==> run Z: inputs <==
==> flow/design.v <==
module life16(
    input clk,
    input load,
    input [255:0] data,
    output reg [255:0] q);
reg [3:0] sum;    
always @(posedge clk) begin
    if (load) begin q <= data; end
    else begin
        for (integer count = 0 ; count < 256 ; count++) begin
        if (count == 0) begin
            sum = q[1] + q[15] + q[16] + q[17] + q[31] + q[240] + q[241] +  q[255]; 
        end else if (count == 15) begin
            sum = q[14] + q[16] + q[0] + q[31] + q[240] + q[254] + q[30]  + q[255];
        end else if (count == 240) begin
            sum = q[0] + q[1] + q[15] + q[239] + q[241] + q[224] + q[225] + q[255];
        end else if (count == 255) begin
            sum = q[0] + q[14] +  q[15] + q[224] + q[238] + q[240] + q[239] + q[254];
        end else if (count > 0 && count < 15) begin
            sum = q[count -1] + q[count +1] + q[count +16] + q[count +15] + q[count +17] + q[count + 240] + q[count +239] + q[count +241];
        end else if (count % 16 == 0) begin 
            sum = q[count -1] + q[count +1] + q[count +15] + q[count +16] + q[count +17] + q[count -15] + q[count -16] + q[count +31];
        end else if (count % 16 == 15)  begin
            sum = q[count -1] + q[count +1] + q[count +15] + q[count -15]  + q[count +16] + q[count -16] + q[count -17]  + q[count -31];
        end else if (count > 240 && count < 255) begin
            sum = q[count -1] + q[count +1] + q[count - 15] + q[count - 16] + q[count - 17] + q[count - 240] + q[count - 241] + q[count - 239];
        end else begin
            sum = q[count -1] + q[count +1] + q[count -15] + q[count -16]  + q[count -17] + q[count +15] + q[count +16] + q[count +17];
        end
        if ((sum == 0 || sum == 1) || (sum >= 4)) begin
         	q[count] <= 0;
    	end else if (sum == 3) begin
         	q[count] <= 1;
    	end
    end
    end
end
endmodule
==> flow/run.sh <==
#!/bin/bash
# the make line also repeats each setting of config.mk as NAME=value (left out here)
make -C /OpenROAD-flow-scripts/flow DESIGN_CONFIG=/design/flow/config.mk WORK_HOME=/design/flow/orfs CLKGATE_MAP_FILE= finish
==> flow/config.mk <==
export PLATFORM = sky130hd
export DESIGN_NAME = life16
export DESIGN_NICKNAME = life16
export VERILOG_FILES = /design/flow/design.v
export SDC_FILE = /design/flow/constraint.sdc
export NUM_CORES = 4
export LEC_CHECK = 0
export CAP_MARGIN = 35
export CELL_PAD_IN_SITES_GLOBAL_PLACEMENT = 0
export CORE_MARGIN = 2
export CORE_UTILIZATION = 69
export CTS_CLUSTER_SIZE = 34
export GPL_TIMING_DRIVEN = 1
export HOLD_SLACK_MARGIN = 0.27
export SETUP_SLACK_MARGIN = 1.05
export SLEW_MARGIN = 15
==> flow/constraint.sdc <==
create_clock -name core_clock -period 3.53 [get_ports {clk}]
set_input_delay 0.7060 -clock core_clock [delete_from_list [all_inputs] [get_ports {clk}]]
set_output_delay 0.7060 -clock core_clock [all_outputs]
set_load 0.01 [all_outputs]
==> run R (differences from run Z) <==
==> flow/config.mk (replaced) <==
export PLATFORM = sky130hd
export DESIGN_NAME = life16
export DESIGN_NICKNAME = life16
export VERILOG_FILES = /design/flow/design.v
export SDC_FILE = /design/flow/constraint.sdc
export NUM_CORES = 4
export LEC_CHECK = 0
export CAP_MARGIN = 20
export CORE_MARGIN = 2
export CORE_UTILIZATION = 40
export SLEW_MARGIN = 20
==> flow/constraint.sdc (replaced) <==
create_clock -name core_clock -period 4.43 [get_ports {clk}]
set_input_delay 0.8860 -clock core_clock [delete_from_list [all_inputs] [get_ports {clk}]]
set_output_delay 0.8860 -clock core_clock [all_outputs]
set_load 0.01 [all_outputs]
==> qor summary <==
metric	run R	run Z
Result of the run	no timing/DRC/antenna violations	stopped before the end
Stage where the flow stopped	-	global routing
Top-area cell type share of the netlist area	36.2%	36.2%
IO Port Bufs	513	513
Number of enable flip-flop cells	256	256
Post-synthesis average cell area	9.95 um^2	9.95 um^2
Cell Area, Placed	0.0658 mm^2	0.0709 mm^2
Die x size	380 um	290 um
Placed wire-length estimate after detailed placement	142000 um	140000 um
Ys async rst share	0%	0%
Post-synth mux share	4.53%	4.53%
Area fraction in and, or, nand and nor cells after synthesis	11.8%	11.8%
Chip area line of the yosys report	0.0566 mm^2	0.0566 mm^2
Count of instances resized after the clock tree is built	0	177
Library cells used by synthesis	15	15
Total clock buffers created by CTS	45	41
Final Wtd Congestion	0.887	0.963
Number of placed instances, taps included	8329	7987
Fp util	40.1%	69.4%
Die Ht	380 um	290 um
Number of buffers inserted to repair setup after CTS	0	257
Flops after synth	256	256
Placement row count	138	105
Area of the core region	0.141 mm^2	0.0816 mm^2
Area enclosed by the die boundary	0.145 mm^2	0.0843 mm^2
Placement-stage worst setup slack	0.296 ns	-0.471 ns

* * *

==> inputs of v5 <==
RTL: the design.v shown in full above, as it stands there.
export LEC_CHECK = 0
export CAP_MARGIN = 20
export CORE_MARGIN = 2
export CORE_UTILIZATION = 67
export HOLD_SLACK_MARGIN = -0.09
export SLEW_MARGIN = 20
create_clock -name core_clock -period 4.07 [get_ports {clk}]
run.sh (not shown) runs the stock make flow with config.mk's settings and CLKGATE_MAP_FILE=.
==> v16 (differences from v5) <==
- CELL_PAD_IN_SITES_DETAIL_PLACEMENT: not set -> 1
- CORE_ASPECT_RATIO: not set -> 1.66
- CORE_UTILIZATION: 67 -> 40
- HOLD_SLACK_MARGIN: -0.09 -> not set
==> flow/constraint.sdc (replaced) <==
create_clock -name core_clock -period 5.0 [get_ports {clk}]
set_input_delay 1.0000 -clock core_clock [delete_from_list [all_inputs] [get_ports {clk}]]
set_output_delay 1.0000 -clock core_clock [all_outputs]
set_load 0.01 [all_outputs]
==> qor summary <==
item	v16	v5
Final Skew	0.02889 ns	0.02649 ns
Antenna violations before repair	5	1
Non-filler cells in the finished layout	8236	7819
Met2 track demand over resource in global routing	46.92%	60.11%
Fp_density	40.31%	67.63%
Comb. cell area	40650 sq um	41090 sq um
Core ar.	140400 sq um	83690 sq um
Fin crit period	4.472 ns	3.992 ns
Status	finished clean	finished clean
Number of antenna cells inserted	2	0
RSZ-0062 raised after global routing	false	true
Vias in the first global route	50.08k	46.09k
